==> flow/design.v <==
`timescale 1ns / 1ps
module cla_slice_part(g,p,a,b);
 input a, b;
 output g;  
 output p;  
 assign g = a & b;
 assign p = a ^ b;
endmodule
module CarryPropagateGenerateUnit( g,p,a,b);
	input  [15:0] a,b;
	output [15:0] g,p;
	cla_slice_part s0(g[0],p[0],a[0],b[0]);
	cla_slice_part s1(g[1],p[1],a[1],b[1]);
	cla_slice_part s2(g[2],p[2],a[2],b[2]);
	cla_slice_part s3(g[3],p[3],a[3],b[3]);
	cla_slice_part s4(g[4],p[4],a[4],b[4]);
	cla_slice_part s5(g[5],p[5],a[5],b[5]);
	cla_slice_part s6(g[6],p[6],a[6],b[6]);
	cla_slice_part s7(g[7],p[7],a[7],b[7]);
	cla_slice_part s8(g[8],p[8],a[8],b[8]);
	cla_slice_part s9(g[9],p[9],a[9],b[9]);
	cla_slice_part s10(g[10],p[10],a[10],b[10]);
	cla_slice_part s11(g[11],p[11],a[11],b[11]);
	cla_slice_part s12(g[12],p[12],a[12],b[12]);
	cla_slice_part s13(g[13],p[13],a[13],b[13]);
	cla_slice_part s14(g[14],p[14],a[14],b[14]);
	cla_slice_part s15(g[15],p[15],a[15],b[15]);
endmodule
module SixteenBitSummationUnit(sum,p,carry,cin);
  input [14:0] carry;
  input cin;
  input [15:0] p;
  output [15:0] sum;
  assign sum[0] = p[0] ^ cin;
  assign sum[1] = p[1] ^ carry[0];
  assign sum[2] = p[2] ^ carry[1];
  assign sum[3] = p[3] ^ carry[2];
  assign sum[4] = p[4] ^ carry[3];
  assign sum[5] = p[5] ^ carry[4];
  assign sum[6] = p[6] ^ carry[5];
  assign sum[7] = p[7] ^ carry[6];
  assign sum[8] = p[8] ^ carry[7];
  assign sum[9] = p[9] ^ carry[8];
  assign sum[10] = p[10] ^ carry[9];
  assign sum[11] = p[11] ^ carry[10];
  assign sum[12] = p[12] ^ carry[11];
  assign sum[13] = p[13] ^ carry[12];
  assign sum[14] = p[14] ^ carry[13];
  assign sum[15] = p[15] ^ carry[14];
endmodule
module four_bit_block_cla(P,G,carry,p,g,cin);
	input [3:0] p,g;
	input cin;
	output [2:0] carry;
	output P,G;
	assign	carry[0] = 	g[0] |
											cin & p[0];
	assign	carry[1] =  g[1] |
											g[0] & p[1] |
											cin  &  p[0] & p[1];
	assign	carry[2] =  g[2] |
											g[1] & p[2] |
											g[0] & p [1] & p[2] |
											cin  & p[0] & p[1] & p[2];
	assign	P = p[0] & p[1] & p[2] & p[3];
	assign	G = g[3] | 
							g[2] & p[3] |
							g[1] & p[2] & p[3] |
							g[0] & p[1] & p[2] & p[3];
endmodule
module cla_16_two_level(sum,cout,a,b,cin);
	input [15:0] a, b;
	input cin;
	output [15:0] sum;
	output  cout;
	wire [15:0]   g, p,carry;  
	wire [3:0]  G,P;
	assign carry[3]  = G[0] | cin & P[0];
	assign carry[7]  = G[1] | G[0] & P[1] | cin & P[0] & P[1]; 
	assign carry[11] = G[2] |
										 G[1] & P[2] |
										 G[0] & P[1] & P[2] | 
										 cin  & P[0] & P[1] & P[2];
	assign cout = G[3] |
								G[2] & P[3] |
								G[1] & P[2] & P[3] |
								G[0] & P[1] & P[2] & P[3] |
								cin   & P[0] & P[1] & P[2] & P[3];
	CarryPropagateGenerateUnit   CPGU( g,p,a,b);
	four_bit_block_cla FBBC0(P[0],G[0],carry[2:0],p[3:0],g[3:0],cin);     
	four_bit_block_cla FBBC1(P[1],G[1],carry[6:4],p[7:4],g[7:4],carry[3]);   
	four_bit_block_cla FBBC2(P[2],G[2],carry[10:8],p[11:8],g[11:8],carry[7]);
	four_bit_block_cla FBBC3(P[3],G[3],carry[14:12],p[15:12],g[15:12],carry[11]); 
	SixteenBitSummationUnit TTBSU(sum,p,carry[14:0],cin);
endmodule
`timescale 1ns / 1ps
module xnew2(
	output reg [15:0] x,
	input [15:0] x0,
	input [15:0] y,
	input cin,
	input reset,
	input stop,
	input clk
	);
	wire [15:0] sum,a,b;
	wire cout;	 
	cla_16_two_level alu(sum,cout,a,b,cin);
	assign a=x;
	assign b=cin?(~y):y;
	always @(posedge clk)
	begin
		if(reset)
		begin
			x<=x0;
		end
		else
		begin
			if(!stop)
			begin
				x<=sum;
			end
			else
			begin
				x<=x;
			end
		end
	end
endmodule
`timescale 1ns / 1ps
module ynew2(
	output reg [15:0] y,
	input [15:0] y0,
	input [15:0] x,
	input cin,
	input reset,
	input stop,
	input clk
	);
	wire [15:0] sum,a,b;
	wire cout;	 
	cla_16_two_level alu(sum,cout,a,b,cin);
	assign a=y;
	assign b=cin?(~x):x;
	always @(posedge clk)
	begin
		if(reset)
		begin
			y<=y0;
		end
		else
		begin
			if(!stop)
			begin
				y<=sum;
			end
			else
			begin
				y<=y;
			end
		end	
	end
endmodule
`timescale 1ns / 1ps
module znew2(
	output reg [15:0] z,
	output zsign,
	input [15:0] z0,
	input [15:0] zrom,
	input cin,
	input reset,
	input stop,
	input clk
	);
	wire [15:0] sum,a,b;
	wire cout;	 
	cla_16_two_level alu(sum,cout,a,b,cin);
	assign a=z;
	assign b=cin?(~zrom):zrom;
	always @(posedge clk)
	begin
		if(reset)
		begin
			z<=z0;
		end
		else
		begin
			if(!stop)
				z<=sum;
			else
				z<=z;
		end	
	end
	assign zsign=z[15];
endmodule
`timescale 1ns / 1ps
module datapathnew2(
	output [15:0] x,
	output [15:0] y,
	input [15:0] z0,
	input [3:0] i,
	input reset,
	input stop,
	input clk
	); 
	parameter xinit=16'b0010_0110_1101_1101;	 
	parameter yinit=16'b0;
	reg [15:0] zrom_q;
	wire [15:0] xval,yval,zval;
	wire [15:0] x0,y0;
	wire [15:0] z;
	wire zsign;
	always @(*)
	begin
		case(i)
			4'd0: zrom_q=16'b0011_0010_0100_0011;
			4'd1: zrom_q=16'b0001_1101_1010_1100;
			4'd2: zrom_q=16'b0000_1111_1010_1101;
			4'd3: zrom_q=16'b0000_0111_1111_0101;
			4'd4: zrom_q=16'b0000_0011_1111_1110;
			4'd5: zrom_q=16'b0000_0001_1111_1111;
			4'd6: zrom_q=16'b0000_0000_1111_1111;
			4'd7: zrom_q=16'b0000_0000_0111_1111;
			4'd8: zrom_q=16'b0000_0000_0011_1111;
			4'd9: zrom_q=16'b0000_0000_0001_1111;
			4'd10: zrom_q=16'b0000_0000_0000_1111;
			4'd11: zrom_q=16'b0000_0000_0000_0111;
			4'd12: zrom_q=16'b0000_0000_0000_0011;
			4'd13: zrom_q=16'b0000_0000_0000_0001;
			4'd14: zrom_q=16'b0;
			4'd15: zrom_q=16'b0;
			default: zrom_q=16'b0;
		endcase
	end
	xnew2 xmod(x,x0,yval,xcin,reset,stop,clk);
	ynew2 ymod(y,y0,xval,ycin,reset,stop,clk);
	znew2 zmod(z,zsign,z0,zval,zcin,reset,stop,clk);
	assign x0=xinit;
	assign y0=yinit;
	assign xval=$signed(x)>>>i;
	assign yval=$signed(y)>>>i;
	assign zval=zrom_q;
	assign xcin=zsign?1'b0:1'b1;
	assign ycin=zsign?1'b1:1'b0;
	assign zcin=zsign?1'b0:1'b1;
endmodule
`timescale 1ns / 1ps
module cordic_sincos(
	input clk,
	input rst,
	input start,
	input [15:0] z0,
	output ready,
	output reg done,
	output [15:0] x,
	output [15:0] y
	);
	reg busy;
	reg [3:0] cnt;
	wire load;
	assign ready = ~busy;
	assign load = rst | (start & ~busy);
	always @(posedge clk)
	begin
		if(rst)
		begin
			busy <= 1'b0;
			cnt <= 4'd0;
			done <= 1'b0;
		end
		else
		begin
			done <= 1'b0;
			if(!busy)
			begin
				cnt <= 4'd0;
				if(start)
					busy <= 1'b1;
			end
			else
			begin
				cnt <= cnt + 4'd1;
				if(cnt == 4'd15)
				begin
					busy <= 1'b0;
					done <= 1'b1;
				end
			end
		end
	end
	datapathnew2 dp(x,y,z0,cnt,load,~busy,clk);
endmodule
==> flow/config.mk <==
export PLATFORM = sky130hd
export DESIGN_NAME = cordic_sincos
export DESIGN_NICKNAME = cordic_sincos
export VERILOG_FILES = /design/flow/design.v
export SDC_FILE = /design/flow/constraint.sdc
export NUM_CORES = 4
export LEC_CHECK = 0
export ABC_AREA = 1
export CAP_MARGIN = 20
export CORE_MARGIN = 2
export CORE_UTILIZATION = 72
export CTS_CLUSTER_DIAMETER = 388
export CTS_CLUSTER_SIZE = 89
export SLEW_MARGIN = 20
==> flow/constraint.sdc <==
create_clock -name core_clock -period 2.36 [get_ports {clk}]
set_input_delay 0.4720 -clock core_clock [delete_from_list [all_inputs] [get_ports {clk}]]
set_output_delay 0.4720 -clock core_clock [all_outputs]
set_load 0.01 [all_outputs]
run.sh (not shown) runs the stock make flow with config.mk's settings and CLKGATE_MAP_FILE=.
The baseline did not get past clock tree synthesis (DPL-0038).
Change:
ABC_AREA = unset   (was 1)
CORE_UTILIZATION = 40   (was 72)
CTS_CLUSTER_DIAMETER = unset   (was 388)
CTS_CLUSTER_SIZE = unset   (was 89)
clock period = 4.75 ns   (was 2.36 ns; I/O delays follow)
Now the flow ran to the end with no violations.
Synthesized area falls by 3.0%.
Die size rises by 71%.
Synthesized cell count goes down by about 23%.

---

RTL: the design.v shown in full above, as it stands there.
export LEC_CHECK = 0
export CAP_MARGIN = 20
export CORE_MARGIN = 2
export CORE_UTILIZATION = 67
export CTS_CLUSTER_DIAMETER = 29
export SLEW_MARGIN = 20
create_clock -name core_clock -period 4.04 [get_ports {clk}]
The starting point produced a layout that fails on negative setup slack.
Rerun with:
Settings changed: ABC_AREA set to 1, CORE_UTILIZATION 67 to 65, CTS_CLUSTER_DIAMETER 29 to unset, CTS_CLUSTER_SIZE set to 72.
Clock period 4.04 ns to 3.44 ns, I/O delays scaled along.
The changed run completed without violations.
Maximum frequency goes up by 26%.
Power goes down by 8.2%.
Utilization goes down by 6.2 points.
Wire length goes down by 2.5%.
Clock-buffer cell count stays the same.
Cell area goes down by 2.2%.
Register-to-register slack gets better by 0.26 ns.
Rerun with:
Settings changed: ABC_AREA 1 to unset, CORE_UTILIZATION 65 to 11, CTS_CLUSTER_SIZE 72 to unset.
Clock period 3.44 ns to 7.7 ns, I/O delays scaled along.
- routed wire length increases by about 5.6%
- register-to-register slack gets better by 2.2 ns
- global-route usage decreases by 26 points
- combinational power decreases by 50%
- utilization decreases by 62 points
- area after synthesis decreases by about 3%
Rerun with:
Settings changed: CORE_UTILIZATION 11 to 64.
Clock period 7.7 ns to 3.65 ns, I/O delays scaled along.
The new run completed, yet does not pass: negative setup slack.
Setup slack loses 2.9 ns.
Combinational power climbs to 3.0 times its value.
Global-route usage climbs by 30 points.
Wire length goes up by about 7%.
Clock-buffer cell count drops by 2.

---

Starts from the design.v that is shown in full above.
export LEC_CHECK = 0
export CAP_MARGIN = 35
export CORE_MARGIN = 2
export CORE_UTILIZATION = 40
export GPL_TIMING_DRIVEN = 0
export SLEW_MARGIN = 20
create_clock -name core_clock -period 5.0 [get_ports {clk}]
The starting point ran to the end with no violations.
Then changed:
- ABC_AREA: default -> 1
- CELL_PAD_IN_SITES_GLOBAL_PLACEMENT: default -> 2
- CORE_ASPECT_RATIO: default -> 0.73
- CORE_MARGIN: 2 -> 4
- CTS_CLUSTER_DIAMETER: default -> 206
- GPL_TIMING_DRIVEN: 0 -> 1
- HOLD_SLACK_MARGIN: default -> 0.15
- MAX_ROUTING_LAYER: default -> met4
- SLEW_MARGIN: 20 -> 0
- TNS_END_PERCENT: default -> 75
Outcome: Routed wire length goes down slightly. Power is lower by about a fifth. Register-to-register slack gets better by 880 ps. Cell count increases by roughly a tenth. Utilization fell by 3.2 points. Synthesized cell count went up by a quarter to a third. Combinational power drops by a quarter to a third. Setup slack gets better by 880 ps.

---

run A:
Starts from the design.v that is shown in full above.
Settings: LEC_CHECK=0, ABC_AREA=1, CAP_MARGIN=20, CORE_ASPECT_RATIO=0.5, CORE_MARGIN=2, CORE_UTILIZATION=72, CTS_CLUSTER_DIAMETER=388, CTS_CLUSTER_SIZE=89, PLACE_DENSITY=0.37, SLEW_MARGIN=20; clock period 2.36 ns.
No final results exist for run A, since it was stopped by error DPL-0038 during clock tree synthesis.
[inputs] run B vs run A
Settings: SETUP_SLACK_MARGIN now 1.45, previously not set; PLACE_DENSITY no longer set, was 0.37; CTS_CLUSTER_DIAMETER now 348, was 388; CTS_CLUSTER_SIZE now 97, was 89; ABC_AREA no longer set, was 1; the clock period (ns, I/O delays scaled along) now 4.97, was 2.36.
[summary]
From run A to run B, fraction of registers with async set or reset after synthesis did not move at all.
Run B: all stages complete, timing, DRC and antenna checks passed
Run B vs run A: die area down by a few percent
Run B vs. run A: post-synthesis adder-cell area fraction climbed 0.46 points, yosys stat chip area dropped 200 um^2.
Relative to run B, the following input files were edited for run C:
Settings: SETUP_SLACK_MARGIN: 1.45 -> unset; CORE_UTILIZATION: 72 -> 40; CTS_CLUSTER_DIAMETER: 348 -> unset; CORE_ASPECT_RATIO: 0.5 -> unset; CTS_CLUSTER_SIZE: 97 -> unset; the clock period (ns, I/O delays scaled along): 4.97 -> 5.0.
## What came out
The share of power burned in combinational logic of run C falls short of that of run B by 4.5 points.
Die area ended up about 75% higher on run C than on run B.
Max-slew violation total from the final report came out exactly the same in run C and run B.
Run C ends up with a cell area that is 6.5% lower than in run B.
Power density over the cells: run C and run B compared, lower one is run C
Half-perimeter wire length of the detailed placement result, run C and run B, lower one = run B.
Measured against each other, run C and run B differ in post-detailed-placement cell area, the higher figure coming from run C.
Run B → run C: setup slack moved down, power share of the clock group rose by 1.1 points, fraction of met1 tracks used by global routing moved down, minimum period implied by the final worst setup slack increased by 430 ps relative to the old numbers.
Modified inputs, run D compared to run C
Settings: putting CORE_ASPECT_RATIO at 0.5 where nothing was set; putting TNS_END_PERCENT at 15 where nothing was set; putting CTS_CLUSTER_SIZE at 99 where nothing was set; swapping 40 for 47 in CORE_UTILIZATION; putting SETUP_SLACK_MARGIN at 1.34 where nothing was set; putting ABC_AREA at 0 where nothing was set; putting CTS_CLUSTER_DIAMETER at 209 where nothing was set.
Results
- Non-clock buffer count in the final layout (run C / run D): 0.70
- Sort run D and run C by met3 demand-to-capacity share in global routing asc -> top: run C
- Summary of run D over run C: power drawn by the clock network went down about 8%, proportion of cell area occupied by multi-input gates went down 1.4 points, cell area went up 4.7%.
- [compare] base=run C new=run D: y dimension of the die dropped 34%; global-route usage over all layers increased 3.3 points; placeable core area dropped about 16%.
- [compare] base=run C new=run D: initial core utilization up 7.8 points; power picked up an extra about 3%.
- Compared with run C, run D shows combined buffer and inverter count along the critical path higher by 2.

---

// cordic_sincos: RTL as listed in full above, without the edits since
==> flow/config.mk <==
export PLATFORM = sky130hd
export DESIGN_NAME = cordic_sincos
export DESIGN_NICKNAME = cordic_sincos
export VERILOG_FILES = /design/flow/design.v
export SDC_FILE = /design/flow/constraint.sdc
export NUM_CORES = 4
export LEC_CHECK = 0
export ABC_AREA = 1
export CAP_MARGIN = 20
export CORE_MARGIN = 2
export CORE_UTILIZATION = 66
export CTS_CLUSTER_SIZE = 97
export PLACE_DENSITY = 0.39
export SLEW_MARGIN = 20
==> flow/constraint.sdc <==
create_clock -name core_clock -period 3.1 [get_ports {clk}]
set_input_delay 0.6200 -clock core_clock [delete_from_list [all_inputs] [get_ports {clk}]]
set_output_delay 0.6200 -clock core_clock [all_outputs]
set_load 0.01 [all_outputs]
The baseline produced a layout that fails on negative setup slack.
==> next run, changes <==
ABC_AREA = unset   (was 1)
CORE_UTILIZATION = 68   (was 66)
CTS_CLUSTER_SIZE = unset   (was 97)
PLACE_DENSITY = unset   (was 0.39)
SETUP_SLACK_MARGIN = -0.24   (was unset)
clock period = 3.98 ns   (was 3.1 ns; I/O delays follow)
The changed run ran to the end with violations: negative setup slack; total power falls by 13%; wire length falls by 15%; design area falls by 8.0%; via count falls by 18%; area after synthesis falls by 3.0%; setup slack gains 0.22 ns; global-route usage falls by 1.0 points; clock power falls by 19%; fmax falls by 16%.
==> next run, changes <==
CORE_UTILIZATION = 72   (was 68)
CTS_CLUSTER_SIZE = 97   (was unset)
SETUP_SLACK_MARGIN = unset   (was -0.24)
clock period = 4.97 ns   (was 3.98 ns; I/O delays follow)
=> With this change the flow produced a clean layout. Clock power falls by 12%. Sequential share of layout area rises by 2.3 points. Count of clock-buffer cells in the layout falls by 1. Final area falls by 10%. Hold slack degrades by 0.033 ns. Wire length falls by 16%. Critical path depth rises by 1. Worst setup slack improves by 0.55 ns.
==> next run, changes <==
CTS_CLUSTER_DIAMETER = 29   (was unset)
CTS_CLUSTER_SIZE = unset   (was 97)
SETUP_SLACK_MARGIN = 0.98   (was unset)
clock period = 3.98 ns   (was 4.97 ns; I/O delays follow)
What happened: With this change the flow ran to the end with violations: negative setup slack; global-route usage grows by 13 points; clock skew grows by 0.0060 ns; design area climbs by 17%; sequential cell count is unchanged.
==> next run, changes <==
CAP_MARGIN = 40   (was 20)
CTS_CLUSTER_DIAMETER = unset   (was 29)
PLACE_DENSITY = 0.41   (was unset)
SETUP_SLACK_MARGIN = -0.24   (was 0.98)
The changed run finished with negative setup slack left.
Routed wire length fell by 28%.
Area after synthesis stays the same.
Total power fell by 18%.
Design area fell by 5.1%.
Global-route usage fell by 6.7 points.
Worst hold slack degrades by 0.015 ns.
Final cell count fell by 0.55%.
Die size stays the same.
Clock-buffer cell count does not change.
Power and IR drop assume default switching activity.
